== run 1 ==
Design system, start of the top module:
module system (clk, rst, ROM_IF_Q, ROM_W_Q, RAM_Q, ROM_IF_A, ROM_W_A,
  ROM_IF_OE, ROM_W_OE, RAM_A, RAM_WE, RAM_OE, RAM_D, done);
For scale: ~340 flip-flops, roughly 120000 sq um of cells after synthesis.
Settings: LEC_CHECK=0, CAP_MARGIN=20, CORE_MARGIN=2, CORE_UTILIZATION=72, CTS_CLUSTER_DIAMETER=181, PLACE_DENSITY_LB_ADDON=0.01, SLEW_MARGIN=20, TNS_END_PERCENT=5; clock period 13.5 ns.
run.sh (not shown) runs the stock make flow with config.mk's settings and CLKGATE_MAP_FILE=.
[run 1] flow finished | final checks: failed | reasons: negative setup slack
For run 2, these inputs were changed with respect to run 1:
Settings: clearing CTS_CLUSTER_DIAMETER, which used to be 181; putting MAX_ROUTING_LAYER at met4 where nothing was set; clearing PLACE_DENSITY_LB_ADDON, which used to be 0.01; clearing TNS_END_PERCENT, which used to be 5; swapping 72 for 40 in CORE_UTILIZATION; swapping 13.5 for 12.0 in the clock period (ns, I/O delays scaled along).
Notes after the runs:
Although run 2 finished all stages, its layout failed final checks on negative setup slack.
Run 2 reports its launch point of the critical path as conv1.weight[2][6] while run 1 reports conv2.feature[1][4].
Side by side, global-route usage turned out lower in run 2 than in run 1.
Run 2 vs run 1 — logic area climbed slightly
[run 2] final weighted congestion in routability-driven placement fell about 8% relative to run 1
Compared with run 1, in run 2 number of cells in the yosys synthesis report roughly the same, die size rose by about 80%.
Here is what was changed in the inputs of run 3 compared with run 2.
Settings: an added PLACE_DENSITY of 0.36; a change of CORE_UTILIZATION from 40 to 68; a deleted MAX_ROUTING_LAYER that had been met4; a change of the clock period (ns, I/O delays scaled along) from 12.0 to 7.72.
--- outcome ---
Layout checks on run 3: not met. Flow itself completed; violations: negative setup slack.
On run 3: final cycle utilization of the critical path is 84 points higher than what run 2 gave.
Run 3 against run 2: first-pass GRT wire length grew by 6.2%, post-placement worst setup slack shrank by 3.47 ns, floorplan core density grew by 28 points.
Run 3 vs run 2 on post-route worst hold slack: run 3 is the higher one.
diff inputs: run 3 => run 4
Settings: swapping 68 for 29 in CORE_UTILIZATION; clearing PLACE_DENSITY, which used to be 0.36; swapping 7.72 for 33.4 in the clock period (ns, I/O delays scaled along).
Findings:
- Run 4 finished every step from synthesis to the final layout, and the layout passed the timing, design-rule and antenna checks.
- Summary of run 4 over run 3: height of the die now larger, number of non-clock buffers now smaller, fraction of met1 tracks used by global routing now smaller.
- Sort run 4 and run 3 by standard cell core area, descending, and run 4 comes first.
- Run 4: register area 1.1% below run 3
- Run 4 vs run 3 on final total power: run 4 is the lower one.
- Comparing run 4 and run 3, non-clock buffer contribution to total cell area is higher on run 3.
- Lower number of vias per cell was reported by run 4, not run 3.
- Setup slack in run 4 is larger than in run 3.

oak:
system again, from the RTL that the note above started with.
export LEC_CHECK = 0
export CAP_MARGIN = 10
export CELL_PAD_IN_SITES_DETAIL_PLACEMENT = 1
export CELL_PAD_IN_SITES_GLOBAL_PLACEMENT = 2
export CORE_ASPECT_RATIO = 0.51
export CORE_MARGIN = 7
export CORE_UTILIZATION = 40
export CTS_CLUSTER_SIZE = 30
export MAX_ROUTING_LAYER = met5
export MIN_ROUTING_LAYER = met1
export SLEW_MARGIN = 20
export TNS_END_PERCENT = 25
create_clock -name core_clock -period 12.0 [get_ports {clk}]
Ran to the end and failed final checks on negative setup slack: oak.
Inputs modified between oak and pine:
Settings: CELL_PAD_IN_SITES_GLOBAL_PLACEMENT no longer set, was 2; CORE_UTILIZATION now 68, was 40; CAP_MARGIN now 20, was 10; MAX_ROUTING_LAYER no longer set, was met5; CTS_CLUSTER_SIZE no longer set, was 30; CORE_ASPECT_RATIO no longer set, was 0.51; ABC_AREA now 1, previously not set; MIN_ROUTING_LAYER no longer set, was met1; CORE_MARGIN now 2, was 7; TNS_END_PERCENT no longer set, was 25; CELL_PAD_IN_SITES_DETAIL_PLACEMENT no longer set, was 1; the clock period (ns, I/O delays scaled along) now 7.72, was 12.0.
==> comparison <==
oak and pine: no clean run. And-or/or-and share of the synthesized area for pine: 0.69 points down relative to oak. From oak to pine the numbers moved as follows: number of rows created at floorplan picked up an extra 8.3%, synthesized-area fraction occupied by xor and xnor cells lost 0.42 points, area after detailed placement picked up an extra 0.34%. Delta (pine minus oak): count of buffers added by post-CTS timing repair for setup +94%; final weighted congestion of routability-driven global placement went up 0.12. oak -> pine: full die area decreased by more than a quarter.
### pine -> birch
Settings: changing CORE_UTILIZATION from 68 to 72; changing the clock period (ns, I/O delays scaled along) from 7.72 to 13.9.
Results
- Although it ran to completion, birch produced a layout that fails the final checks because of negative setup slack.
- Seen in the log of pine: GRT-0116 during 5_1_grt, after which the run never completed.
- birch against pine; count of standard-cell rows is down by a few percent.
- The number of gates given a new drive strength after cts reported for birch is smaller than that of pine by 30%.
- Going from pine to birch, share of flip-flops with an asynchronous set or reset after synthesis has remained practically unchanged, initial standard-cell utilization of the core now larger.
- Die span in y down 12 um in birch wrt pine
- Number of buffers inserted during clock tree synthesis in birch vs pine: up 2.0%
- Diff pine..birch | synthesized instance count | unchanged
- Lower horizontal die dimension goes to birch over pine.
- Going from pine to birch, chip area line of the yosys report did not really move, die area went down.
## Diff of input files: maple against birch
Settings: a deleted ABC_AREA that had been 1; an added CTS_CLUSTER_DIAMETER of 59.
--- outcome ---
- To summarise maple: no stage aborted, but the layout did not pass its checks, failing on negative setup slack.
- Delta(non-clock buffer count, maple - birch) < 0
- Taking birch as the reference, in maple met3 wire length has decreased, first-pass GRT wire length has decreased, post-synthesis area per instance has increased, total design power has increased.
- birch has higher core area than maple.
- Compared with birch, maple shows a higher share of synthesized cell area in full adder, half adder and majority cells.
- Diff birch -> maple: power in the clock group increased by 26% relative to the old numbers, antenna diode count decreased by about 9% relative to the old numbers, final cycle utilization of the critical path increased by 9.4 points relative to the old numbers.
diff inputs: maple => cedar
Settings: ABC_AREA: unset -> 1; CORE_UTILIZATION: 72 -> 69; CTS_CLUSTER_DIAMETER: 59 -> unset; the clock period (ns, I/O delays scaled along): 13.9 -> 7.72.
cedar failed in 5_1_grt with GRT-0116. Summary: with maple as the reference, site row count in cedar moved up by a few percent. The higher area of the synthesized netlist per yosys stat of cedar and maple is in cedar. | count of cell types in the netlist | higher: maple |.

system again, from the RTL that the note above started with.
Settings: LEC_CHECK=0, ABC_AREA=1, CAP_MARGIN=20, CELL_PAD_IN_SITES_DETAIL_PLACEMENT=0, CORE_MARGIN=2, CORE_UTILIZATION=71, CTS_CLUSTER_DIAMETER=107, CTS_CLUSTER_SIZE=15, MAX_ROUTING_LAYER=met4, MIN_ROUTING_LAYER=met1, SETUP_SLACK_MARGIN=-1.01, SLEW_MARGIN=20, TNS_END_PERCENT=85; clock period 11.9 ns.
The first run failed in global routing (5_1_grt).
Edit:
ABC_AREA = default   (was 1)
CELL_PAD_IN_SITES_DETAIL_PLACEMENT = default   (was 0)
CORE_UTILIZATION = 24   (was 71)
CTS_CLUSTER_DIAMETER = default   (was 107)
CTS_CLUSTER_SIZE = default   (was 15)
MAX_ROUTING_LAYER = default   (was met4)
MIN_ROUTING_LAYER = default   (was met1)
SETUP_SLACK_MARGIN = default   (was -1.01)
TNS_END_PERCENT = default   (was 85)
clock period = 21.4 ns   (was 11.9 ns; I/O delays follow)
After rerunning: This time the run ran to the end with no violations; synthesized area fell by 1.9%; synthesized cell count decreases by 14%; die area went up to 2.9 times its value.
Edit:
ABC_AREA = 0   (was default)
CORE_UTILIZATION = 72   (was 24)
PLACE_DENSITY = 0.35   (was default)
SETUP_SLACK_MARGIN = 3.7   (was default)
clock period = 13.9 ns   (was 21.4 ns; I/O delays follow)
Effect:
- With this change the flow produced a layout that fails on setup timing
- synthesized area is unchanged
- hold slack is better by 0.052 ns
- setup slack is worse by 4.9 ns
- critical path depth went up by 9
- global-route usage went up by 30 points
Edit:
ABC_AREA = default   (was 0)
CORE_UTILIZATION = 40   (was 72)
PLACE_DENSITY = default   (was 0.35)
SETUP_SLACK_MARGIN = default   (was 3.7)
clock period = 21.4 ns   (was 13.9 ns; I/O delays follow)
After rerunning:
- This time the run finished clean
- routed wire length falls by roughly a tenth
- design area falls by a little under a tenth
- via count falls by roughly a tenth
- global-route usage falls by 21 points
- non-clock buffer count falls by 1448
- die size rises by well over a third
- setup slack gains 4.8 ns
- hold slack loses 0.070 ns

Starting RTL as in the previous note.
// system
module system (clk, rst, ROM_IF_Q, ROM_W_Q, RAM_Q, ROM_IF_A, ROM_W_A,
  ROM_IF_OE, ROM_W_OE, RAM_A, RAM_WE, RAM_OE, RAM_D, done);
Settings: LEC_CHECK=0, CAP_MARGIN=40, CORE_MARGIN=2, CORE_UTILIZATION=72, CTS_CLUSTER_DIAMETER=59, SETUP_SLACK_MARGIN=-0.94, SLEW_MARGIN=20; clock period 13.9 ns.
The starting point finished but fails on negative setup slack.
Change:
- CAP_MARGIN: 40 -> 20
- CORE_UTILIZATION: 72 -> 67
- CTS_CLUSTER_DIAMETER: 59 -> unset
- SETUP_SLACK_MARGIN: -0.94 -> unset
- clock period: 13.9 -> 17.9 ns (I/O delays scaled with it)
After rerunning: The changed run produced a layout that fails on negative setup slack. Power went down by 33%. First-iteration DRC count came out lower by 24%. Setup slack improved by 2.9 ns. Cell area came out lower by 2.3%. Sequential share of layout area rises by 0.13 points. Via count shrinks by 4.7%. Routed wire length came out lower by 7.2%. Hold slack is better by 0.017 ns.
Change:
- ABC_AREA: unset -> 1
- CORE_UTILIZATION: 67 -> 72
- PLACE_DENSITY_LB_ADDON: unset -> 0.18
- SETUP_SLACK_MARGIN: unset -> 3.05
- clock period: 17.9 -> 12.5 ns (I/O delays scaled with it)
This time the run never finished: it broke off in global routing (5_1_grt).
Die size came out lower by 5.1%.
Synthesized area came out higher by about 2%.
Synthesized cell count came out higher by 16%.
Change:
- ABC_AREA: 1 -> unset
- CORE_UTILIZATION: 72 -> 40
- PLACE_DENSITY_LB_ADDON: 0.18 -> unset
- SETUP_SLACK_MARGIN: 3.05 -> unset
- clock period: 12.5 -> 22.0 ns (I/O delays scaled with it)
=> This time the run finished clean; die area rose by well over a third; synthesized cell count drops by about a fifth; area after synthesis went down slightly.

## lane 5
system again, from the RTL that the note above started with.
==> flow/config.mk <==
export PLATFORM = sky130hd
export DESIGN_NAME = system
export DESIGN_NICKNAME = system
export VERILOG_FILES = /design/flow/design.v
export SDC_FILE = /design/flow/constraint.sdc
export NUM_CORES = 4
export LEC_CHECK = 0
export CAP_MARGIN = 20
export CORE_MARGIN = 2
export CORE_UTILIZATION = 72
export CTS_CLUSTER_DIAMETER = 58
export PLACE_DENSITY_LB_ADDON = 0.18
export SETUP_SLACK_MARGIN = 2.76
export SLEW_MARGIN = 20
==> flow/constraint.sdc <==
create_clock -name core_clock -period 15.7 [get_ports {clk}]
set_input_delay 3.1400 -clock core_clock [delete_from_list [all_inputs] [get_ports {clk}]]
set_output_delay 3.1400 -clock core_clock [all_outputs]
set_load 0.01 [all_outputs]
Lane 5 finished every stage; the final checks, however, were not passed, the failures being setup timing.
Input changes introduced in lane 4 (baseline for comparison: lane 5):
- changing CAP_MARGIN from 20 to 5
- setting PLACE_DENSITY to 0.37 for the first time
- removing PLACE_DENSITY_LB_ADDON (formerly 0.18)
Findings:
- Layout checks on lane 4: not met. Flow itself completed; violations: setup timing.
- Compared with lane 5, in lane 4 sequential share of layout area closely matched the old numbers, clock-buffer cell count decreased by 1 relative to the old numbers, area of all placed cells without fillers closely matched the old numbers.

== onyx ==
system again, from the RTL that the note above started with.
make LEC_CHECK=0 CAP_MARGIN=20 CELL_PAD_IN_SITES_GLOBAL_PLACEMENT=1 CORE_MARGIN=9 CORE_UTILIZATION=40 GPL_ROUTABILITY_DRIVEN=1 GPL_TIMING_DRIVEN=0 PLACE_DENSITY_LB_ADDON=0.11 SLEW_MARGIN=40 TNS_END_PERCENT=35 finish   # period 17.0 ns
What the final checks of onyx revealed, after a flow that finished every stage, was a layout that fails on negative setup slack.
Input-level comparison between amber and onyx:
Settings: a deleted TNS_END_PERCENT that had been 35; a deleted GPL_TIMING_DRIVEN that had been 0; an added SETUP_SLACK_MARGIN of 1.82; a deleted GPL_ROUTABILITY_DRIVEN that had been 1; a change of CORE_UTILIZATION from 40 to 68; a change of SLEW_MARGIN from 40 to 20; an added PLACE_DENSITY of 0.36; a deleted PLACE_DENSITY_LB_ADDON that had been 0.11; a deleted CELL_PAD_IN_SITES_GLOBAL_PLACEMENT that had been 1; an added ABC_AREA of 1; a change of CORE_MARGIN from 9 to 2; a change of the clock period (ns, I/O delays scaled along) from 17.0 to 7.72.
## What came out
Flow for amber halted at 5_1_grt, error code GRT-0232.
Area fraction in and, or, nand and nor cells in amber is 0.89 points lower than in onyx
Going from onyx to amber, synthesized cell count grows by 16%.
As far as post-synth tally of flip-flops with integrated enable goes, onyx and amber are indistinguishable; the numbers are identical.
amber vs onyx — total instance count after detailed placement rose 2,052.
The inputs of harbor differ from those of amber as listed below.
Settings: SETUP_SLACK_MARGIN changed from 1.82 to 2.8; CORE_UTILIZATION changed from 68 to 65; ABC_AREA removed (was 1); CTS_CLUSTER_SIZE newly set to 40; MAX_ROUTING_LAYER newly set to met4; PLACE_DENSITY removed (was 0.36); the clock period (ns, I/O delays scaled along) changed from 7.72 to 20.4.
Findings:
- Between harbor and amber, post-CTS repair timing setup buffer count is lower for harbor, amber comes in above that.
- Delta (harbor minus amber): total cells reported by yosys after synthesis fell by about 14%; number of synthesized flops with an enable pin stayed essentially flat; number of cells produced by synthesis fell by 2,180; area of the die rose by about 2.6%; height of the chip rose by about 1.3%.
- harbor -> amber: number of storage elements in the synthesis netlist delta 0, exact match
- Measured against each other, harbor and amber differ in cell area after synthesis, the higher figure coming from amber.
- Compared with amber, harbor shows count of placed standard cells including taps lower by 3,787.
- Having completed the whole flow, harbor delivered a layout that passed the timing, design-rule and antenna checks.

system again, from the RTL that the note above started with.
export LEC_CHECK = 0
export CAP_MARGIN = 20
export CELL_PAD_IN_SITES_DETAIL_PLACEMENT = 1
export CELL_PAD_IN_SITES_GLOBAL_PLACEMENT = 3
export CORE_ASPECT_RATIO = 0.51
export CORE_MARGIN = 7
export CORE_UTILIZATION = 53
export CTS_CLUSTER_SIZE = 30
export MAX_ROUTING_LAYER = met4
export MIN_ROUTING_LAYER = met1
export SLEW_MARGIN = 20
export TNS_END_PERCENT = 30
create_clock -name core_clock -period 12.0 [get_ports {clk}]
The first run failed in global placement without I/O (3_1_place_gp_skip_io), error GPL-0301.
Edit:
Settings changed: CELL_PAD_IN_SITES_DETAIL_PLACEMENT 1 to default, CELL_PAD_IN_SITES_GLOBAL_PLACEMENT 3 to 2, CORE_ASPECT_RATIO 0.51 to 1.85, CORE_UTILIZATION 53 to 40, CTS_CLUSTER_SIZE 30 to default, MIN_ROUTING_LAYER met1 to default, TNS_END_PERCENT 30 to default.
Now the flow completed, yet does not pass: setup timing. Die area rose by 31%. Area after synthesis is unchanged. Synthesized cell count is unchanged.

Setup of run A:
system again, from the RTL that the note above started with.
Settings: LEC_CHECK=0, ABC_AREA=0, CAP_MARGIN=20, CELL_PAD_IN_SITES_DETAIL_PLACEMENT=0, CELL_PAD_IN_SITES_GLOBAL_PLACEMENT=2, CORE_ASPECT_RATIO=1.52, CORE_MARGIN=7, CORE_UTILIZATION=15, CTS_CLUSTER_DIAMETER=67, CTS_CLUSTER_SIZE=91, GPL_ROUTABILITY_DRIVEN=0, MAX_ROUTING_LAYER=met5, MIN_ROUTING_LAYER=met1, SLEW_MARGIN=20, TNS_END_PERCENT=85; clock period 33.6 ns.
The inputs of run B differ from those of run A as listed below.
Settings: a change of CORE_UTILIZATION from 15 to 28; an added HOLD_SLACK_MARGIN of 0.11; a change of ABC_AREA from 0 to 1; a change of CORE_ASPECT_RATIO from 1.52 to 0.5; a change of CORE_MARGIN from 7 to 5; a change of the clock period (ns, I/O delays scaled along) from 33.6 to 27.7.
Results
Compared with run A, run B shows share of total power in combinational logic lower by 10 points.
Route | run B vs run A | wire longer in run B
Setup WNS run A -> run B: worse
Inputs modified between run B and run C:
Settings: swapping 67 for 107 in CTS_CLUSTER_DIAMETER; clearing GPL_ROUTABILITY_DRIVEN, which used to be 0; swapping met5 for met4 in MAX_ROUTING_LAYER; swapping 28 for 71 in CORE_UTILIZATION; clearing CELL_PAD_IN_SITES_GLOBAL_PLACEMENT, which used to be 2; clearing ABC_AREA, which used to be 1; swapping 5 for 7 in CORE_MARGIN; clearing CORE_ASPECT_RATIO, which used to be 0.5; clearing HOLD_SLACK_MARGIN, which used to be 0.11; putting SETUP_SLACK_MARGIN at 3.35 where nothing was set; swapping 91 for 82 in CTS_CLUSTER_SIZE; swapping 27.7 for 21.8 in the clock period (ns, I/O delays scaled along).
### Flow results
- Run C ends up with a combinational cell area excluding buffers and inverters that is about 6.6% higher than in run B.
- Going from run B to run C, the final worst setup slack was found to have gone down by 2.93 ns.
- Run B → run C: combinational group share of total power increased by 13 points relative to the old numbers; global-route usage higher.
- Run C vs run B on logic share of the area: run C is the higher one.
No activity file was given, so power comes from the tool's default toggle rates.
